// bitcruncher_dp
module bitcruncher_dp(
    input         clk,
    input         rst_n,
    input  [21:0] ctrl,             
    input  [15:0] MBR_in_memory,
    output [7:0]  MAR_out_memory,
    output [15:0] MBR_out_memory,
    output [7:0]  IR_out,
    output [3:0]  ALUflags
    );
clock: 32.0 ns
lec_check: 0
cap_margin: 20
cell_pad_in_sites_detail_placement: 0
core_margin: 10
core_utilization: 19
cts_cluster_diameter: 325
gpl_routability_driven: 0
gpl_timing_driven: 0
max_routing_layer: met4
min_routing_layer: met1
setup_slack_margin: 1.52
slew_margin: 20
run.sh (not shown) runs the stock make flow with config.mk's settings and CLKGATE_MAP_FILE=.
Then changed:
CELL_PAD_IN_SITES_DETAIL_PLACEMENT = default   (was 0)
CORE_MARGIN = 2   (was 10)
CORE_UTILIZATION = 72   (was 19)
CTS_CLUSTER_DIAMETER = default   (was 325)
CTS_CLUSTER_SIZE = 49   (was default)
GPL_ROUTABILITY_DRIVEN = default   (was 0)
GPL_TIMING_DRIVEN = default   (was 0)
MAX_ROUTING_LAYER = default   (was met4)
MIN_ROUTING_LAYER = default   (was met1)
PLACE_DENSITY = 0.36   (was default)
SETUP_SLACK_MARGIN = default   (was 1.52)
clock period = 17.8 ns   (was 32.0 ns; I/O delays follow)
Effect: The changed run failed in 5_1_grt on GRT-0232. Area after synthesis does not change. Die area shrinks by 75%. Synthesized cell count does not change.
Then changed:
CORE_UTILIZATION = 65   (was 72)
CTS_CLUSTER_DIAMETER = 341   (was default)
CTS_CLUSTER_SIZE = default   (was 49)
PLACE_DENSITY = default   (was 0.36)
clock period = 26.2 ns   (was 17.8 ns; I/O delays follow)
The new run completed, yet does not pass: negative setup slack.
Die area came out higher by roughly a tenth.
Synthesized cell count is unchanged.
Synthesized area does not change.
Then changed:
ABC_AREA = 1   (was default)
CORE_UTILIZATION = 72   (was 65)
CTS_CLUSTER_DIAMETER = 204   (was 341)
PLACE_DENSITY_LB_ADDON = 0.01   (was default)
TNS_END_PERCENT = 100   (was default)
clock period = 21.3 ns   (was 26.2 ns; I/O delays follow)
Now the flow died in 5_1_grt, error GRT-0232. Die area is lower by a few percent. Synthesized cell count is higher by about a fifth. Area after synthesis is higher by a few percent.

---

bitcruncher_dp again, from the RTL that the note above started with.
make LEC_CHECK=0 CAP_MARGIN=40 CORE_MARGIN=2 CORE_UTILIZATION=65 CTS_CLUSTER_SIZE=39 GPL_ROUTABILITY_DRIVEN=1 MAX_ROUTING_LAYER=met4 SETUP_SLACK_MARGIN=2.29 SLEW_MARGIN=20 TNS_END_PERCENT=75 finish   # period 27.1 ns
The baseline produced a layout that fails on negative setup slack.
Edit:
CAP_MARGIN = 0   (was 40)
CORE_UTILIZATION = 71   (was 65)
CTS_CLUSTER_DIAMETER = 27   (was not set)
CTS_CLUSTER_SIZE = 24   (was 39)
HOLD_SLACK_MARGIN = -0.09   (was not set)
=> The new run aborted during global routing with GRT-0232. Die size is lower by 8.3%. Area after synthesis does not change. Synthesized cell count does not change.
Edit:
CAP_MARGIN = 20   (was 0)
CORE_UTILIZATION = 40   (was 71)
CTS_CLUSTER_DIAMETER = not set   (was 27)
CTS_CLUSTER_SIZE = not set   (was 24)
GPL_ROUTABILITY_DRIVEN = not set   (was 1)
HOLD_SLACK_MARGIN = not set   (was -0.09)
MAX_ROUTING_LAYER = not set   (was met4)
SETUP_SLACK_MARGIN = not set   (was 2.29)
TNS_END_PERCENT = not set   (was 75)
clock period = 40.0 ns   (was 27.1 ns; I/O delays follow)
Result: This time the run produced a clean layout. Synthesized cell count does not change. Area after synthesis does not change. Die area went up by 76%.
Edit:
clock period = 35.5 ns   (was 40.0 ns; I/O delays follow)
Critical path depth decreases by 1.
Design area stays flat.
Hold slack improved by 7.2 ps.
Edit:
ABC_AREA = 1   (was not set)
CORE_UTILIZATION = 72   (was 40)
CTS_CLUSTER_DIAMETER = 357   (was not set)
PLACE_DENSITY_LB_ADDON = 0.01   (was not set)
TNS_END_PERCENT = 5   (was not set)
clock period = 22.4 ns   (was 35.5 ns; I/O delays follow)
Result: Now the flow aborted during global routing. Die area drops by 41%. Synthesized cell count is higher by 18%. Synthesized area climbs by 4.3%.

---

The RTL this note starts from:
==> flow/design.v <==
`timescale 1ns / 1ps
module ALU_ACC(
    input         clk,
    input         rst_n,
    input         C8,     
    input         C9,     
    input         C13,    
    input         C15,    
    input         C16,    
    input         C17,    
    input         C18,    
    input         C19,    
    input         C20,    
    input         C21,    
    input  [15:0] BR_out,
    output [15:0] ALU_out,
    output reg [3:0] ALUflags  
    );
    reg [15:0] ACC;
    assign ALU_out = ACC;
    wire signed [15:0] sACC = ACC;
    wire signed [15:0] sBR  = BR_out;
    wire signed [31:0] prod = sACC * sBR;
    wire [16:0] sum  = {1'b0, ACC} + {1'b0, BR_out};
    wire [16:0] diff = {1'b0, ACC} - {1'b0, BR_out};
    wire [15:0] quot = (BR_out == 16'b0) ? 16'hFFFF : ACC / BR_out;
    reg  [15:0] res;
    always @(*) begin
        if (C17)      res = ACC >> 1;
        else if (C18) res = ACC << 1;
        else if (C19) res = ACC & BR_out;
        else if (C20) res = ACC | BR_out;
        else          res = ~ACC;
    end
    always @(posedge clk or negedge rst_n) begin
        if (!rst_n) begin
            ACC      <= 16'b0;
            ALUflags <= 4'b0;
        end
        else begin
            if (C8) begin
                ACC      <= 16'b0;
                ALUflags <= {1'b1, 3'b0};
            end
            else if (C9) begin
                ACC <= sum[15:0];
                ALUflags[3] <= (sum[15:0] == 16'b0);
                ALUflags[2] <= sum[16];
                ALUflags[1] <= (ACC[15] == BR_out[15]) && (sum[15] != ACC[15]);
                ALUflags[0] <= sum[15];
            end
            else if (C13) begin
                ACC <= diff[15:0];
                ALUflags[3] <= (diff[15:0] == 16'b0);
                ALUflags[2] <= (ACC < BR_out);
                ALUflags[1] <= (ACC[15] != BR_out[15]) && (diff[15] != ACC[15]);
                ALUflags[0] <= diff[15];
            end
            else if (C15) begin
                ACC <= prod[15:0];
                ALUflags[3] <= (prod[15:0] == 16'b0);
                ALUflags[2] <= 1'b0;
                ALUflags[1] <= (prod[31:16] != {16{prod[15]}});
                ALUflags[0] <= prod[15];
            end
            else if (C16) begin
                ACC <= quot;
                ALUflags[3] <= (quot == 16'b0);
                ALUflags[2] <= 1'b0;
                ALUflags[1] <= 1'b0;
                ALUflags[0] <= quot[15];
            end
            else if (C17 | C18 | C19 | C20 | C21) begin
                ACC <= res;
                ALUflags[3] <= (res == 16'b0);
                ALUflags[2] <= 1'b0;
                ALUflags[1] <= 1'b0;
                ALUflags[0] <= res[15];
            end
        end
    end
endmodule
`timescale 1ns / 1ps
    module BR(
    input clk,
    input rst_n,
    input C7,
    input [15:0] MBR_out,
    output [15:0] BR_out
    );
    reg [15:0] BRr;
    assign BR_out = BRr;
    always@(posedge clk or negedge rst_n) begin
        if(!rst_n) begin
            BRr <= 16'b0;
        end
        else begin
            if(C7) begin
                BRr <= MBR_out;  
            end
            else begin
                BRr <= BRr;
            end
        end
    end
endmodule
`timescale 1ns / 1ps
module IR(
    input clk,
    input rst_n,
    input C4,
    input [15:0] MBR_out,
    output [7:0] IR_out
    );
    reg [7:0] IRr;
    assign IR_out = IRr;
    always@(posedge clk or negedge rst_n) begin
        if(!rst_n) begin
            IRr <= 8'b0;
        end
        else begin
            if(C4) begin
                IRr <= MBR_out[15:8];
            end
            else begin
                IRr <= IRr;
            end
        end
    end
endmodule
`timescale 1ns / 1ps
module MAR(
    input clk,
    input rst_n,
    input C5,
    input C10,
    input [15:0] MBR_out,
    input [7:0] PC_out,
    output [7:0] MAR_out_memory
    );
    reg [7:0] MARr;
    assign MAR_out_memory = MARr;
    always@(posedge clk or negedge rst_n) begin
        if(!rst_n) begin
            MARr <= 8'b0;
        end
        else begin
            if(C5) begin
                MARr <= MBR_out[7:0];
            end
            else if(C10) begin
                MARr <= PC_out;
            end
            else begin
                MARr <= MARr;
            end
        end
    end
endmodule
`timescale 1ns / 1ps
module MBR(
    input clk,
    input rst_n,
    input C3,
    input C11,
    input C12,
    input [15:0] ALU_out,
    input [15:0] MBR_in_memory,
    output [15:0] MBR_out,
    output reg [15:0] MBR_out_memory
    );
    reg [15:0] MBRr;
    assign MBR_out = MBRr;
    always@(posedge clk or negedge rst_n) begin
        if(!rst_n) begin
            MBRr <= 16'b0;
        end
        else begin
            if(C3) begin
                MBRr <= MBR_in_memory;
            end
            else if(C12) begin
                MBRr <= ALU_out;
            end
            else begin
                MBRr <= MBRr;
            end
            if(C11) begin
                MBR_out_memory <= MBRr;
            end
        end
    end
endmodule
`timescale 1ns / 1ps
module PC(
    input clk,
    input rst_n,
    input C6,
    input C14,
    input [15:0] MBR_out,
    output [7:0] PC_out
    );
    reg [7:0] PCr;
    assign PC_out = PCr;
    always@(posedge clk or negedge rst_n) begin
        if(!rst_n) begin
            PCr <= 8'b0;
        end
        else begin
            if(C14) begin
                PCr <= MBR_out[15:8];  
            end
            else if(C6) begin
                PCr <= PCr + 1'b1;  
            end
            else begin
                PCr <= PCr;
            end
        end
    end
endmodule
`timescale 1ns / 1ps
module bitcruncher_dp(
    input         clk,
    input         rst_n,
    input  [21:0] ctrl,             
    input  [15:0] MBR_in_memory,
    output [7:0]  MAR_out_memory,
    output [15:0] MBR_out_memory,
    output [7:0]  IR_out,
    output [3:0]  ALUflags
    );
    wire [21:0] Control_Signals = ctrl;
    wire [15:0] MBR_out;
    wire [15:0] BR_out;
    wire [15:0] ALU_out;
    wire [7:0]  PC_out;
    MAR u_MAR(
    .clk     ( clk     ),
    .rst_n   ( rst_n   ),
    .C5      ( Control_Signals[5]  ),
    .C10     ( Control_Signals[10] ),
    .MBR_out ( MBR_out ),
    .PC_out  ( PC_out  ),
    .MAR_out_memory ( MAR_out_memory )
    );
    MBR u_MBR(
    .clk           ( clk           ),
    .rst_n         ( rst_n         ),
    .C3            ( Control_Signals[3]  ),
    .C11           ( Control_Signals[11] ),
    .C12           ( Control_Signals[12] ),
    .ALU_out       ( ALU_out       ),
    .MBR_in_memory ( MBR_in_memory ),
    .MBR_out       ( MBR_out       ),
    .MBR_out_memory ( MBR_out_memory )
    );
    ALU_ACC u_ALU_ACC(
    .clk     ( clk     ),
    .rst_n   ( rst_n   ),
    .C8      ( Control_Signals[8]  ),
    .C9      ( Control_Signals[9]  ),
    .C13     ( Control_Signals[13] ),
    .C15     ( Control_Signals[15] ),
    .C16     ( Control_Signals[16] ),
    .C17     ( Control_Signals[17] ),
    .C18     ( Control_Signals[18] ),
    .C19     ( Control_Signals[19] ),
    .C20     ( Control_Signals[20] ),
    .C21     ( Control_Signals[21] ),
    .BR_out  ( BR_out  ),
    .ALU_out ( ALU_out ),
    .ALUflags ( ALUflags )
    );
    PC u_PC(
    .clk     ( clk     ),
    .rst_n   ( rst_n   ),
    .C6      ( Control_Signals[6]  ),
    .C14     ( Control_Signals[14] ),
    .MBR_out ( MBR_out ),
    .PC_out  ( PC_out  )
    );
    IR u_IR(
    .clk     ( clk     ),
    .rst_n   ( rst_n   ),
    .C4      ( Control_Signals[4] ),
    .MBR_out ( MBR_out ),
    .IR_out  ( IR_out  )
    );
    BR u_BR(
    .clk     ( clk     ),
    .rst_n   ( rst_n   ),
    .C7      ( Control_Signals[7] ),
    .MBR_out ( MBR_out ),
    .BR_out  ( BR_out  )
    );
endmodule
Settings: LEC_CHECK=0, CAP_MARGIN=20, CORE_ASPECT_RATIO=0.5, CORE_MARGIN=2, CORE_UTILIZATION=72, CTS_CLUSTER_DIAMETER=366, CTS_CLUSTER_SIZE=100, SETUP_SLACK_MARGIN=-1.81, SLEW_MARGIN=20; clock period 20.4 ns.
The starting point aborted during 5_1_grt (GRT-0232).
Next try:
Settings changed: HOLD_SLACK_MARGIN set to -0.04, PLACE_DENSITY set to 0.39.
Effect: The new run did not get past 5_1_grt, error GRT-0232. Die size is unchanged. Synthesized cell count does not change. Synthesized area stays the same.
Next try:
Settings changed: CORE_ASPECT_RATIO 0.5 to not set, CORE_UTILIZATION 72 to 58, CTS_CLUSTER_DIAMETER 366 to not set, CTS_CLUSTER_SIZE 100 to not set, HOLD_SLACK_MARGIN -0.04 to not set, PLACE_DENSITY 0.39 to not set, SETUP_SLACK_MARGIN -1.81 to not set.
Clock period 20.4 ns to 35.5 ns, I/O delays scaled along.
The new run finished with timing, DRC and antenna clean.
Area after synthesis does not change.
Synthesized cell count stays the same.
Die area is higher by 23%.
Next try:
Settings changed: ABC_AREA set to 1, CORE_UTILIZATION 58 to 72, PLACE_DENSITY_LB_ADDON set to 0.01, TNS_END_PERCENT set to 5.
Clock period 35.5 ns to 27.0 ns, I/O delays scaled along.
What happened: Hold slack is better by 7.3 ps; via count went up by roughly a tenth; die size went down by about a fifth; sequential share of layout area went down by 0.44 points; cell area went up by a few percent; non-clock buffer count went up by 47; worst setup slack is worse by 540 ps.
Next try:
Settings changed: CTS_CLUSTER_DIAMETER set to 341, CTS_CLUSTER_SIZE set to 71, SETUP_SLACK_MARGIN set to 3.89.
Clock period 27.0 ns to 26.2 ns, I/O delays scaled along.
Now the flow never finished: it broke off in 5_1_grt, error GRT-0232.
Area after synthesis does not change.
Die size does not change.
Synthesized cell count is unchanged.
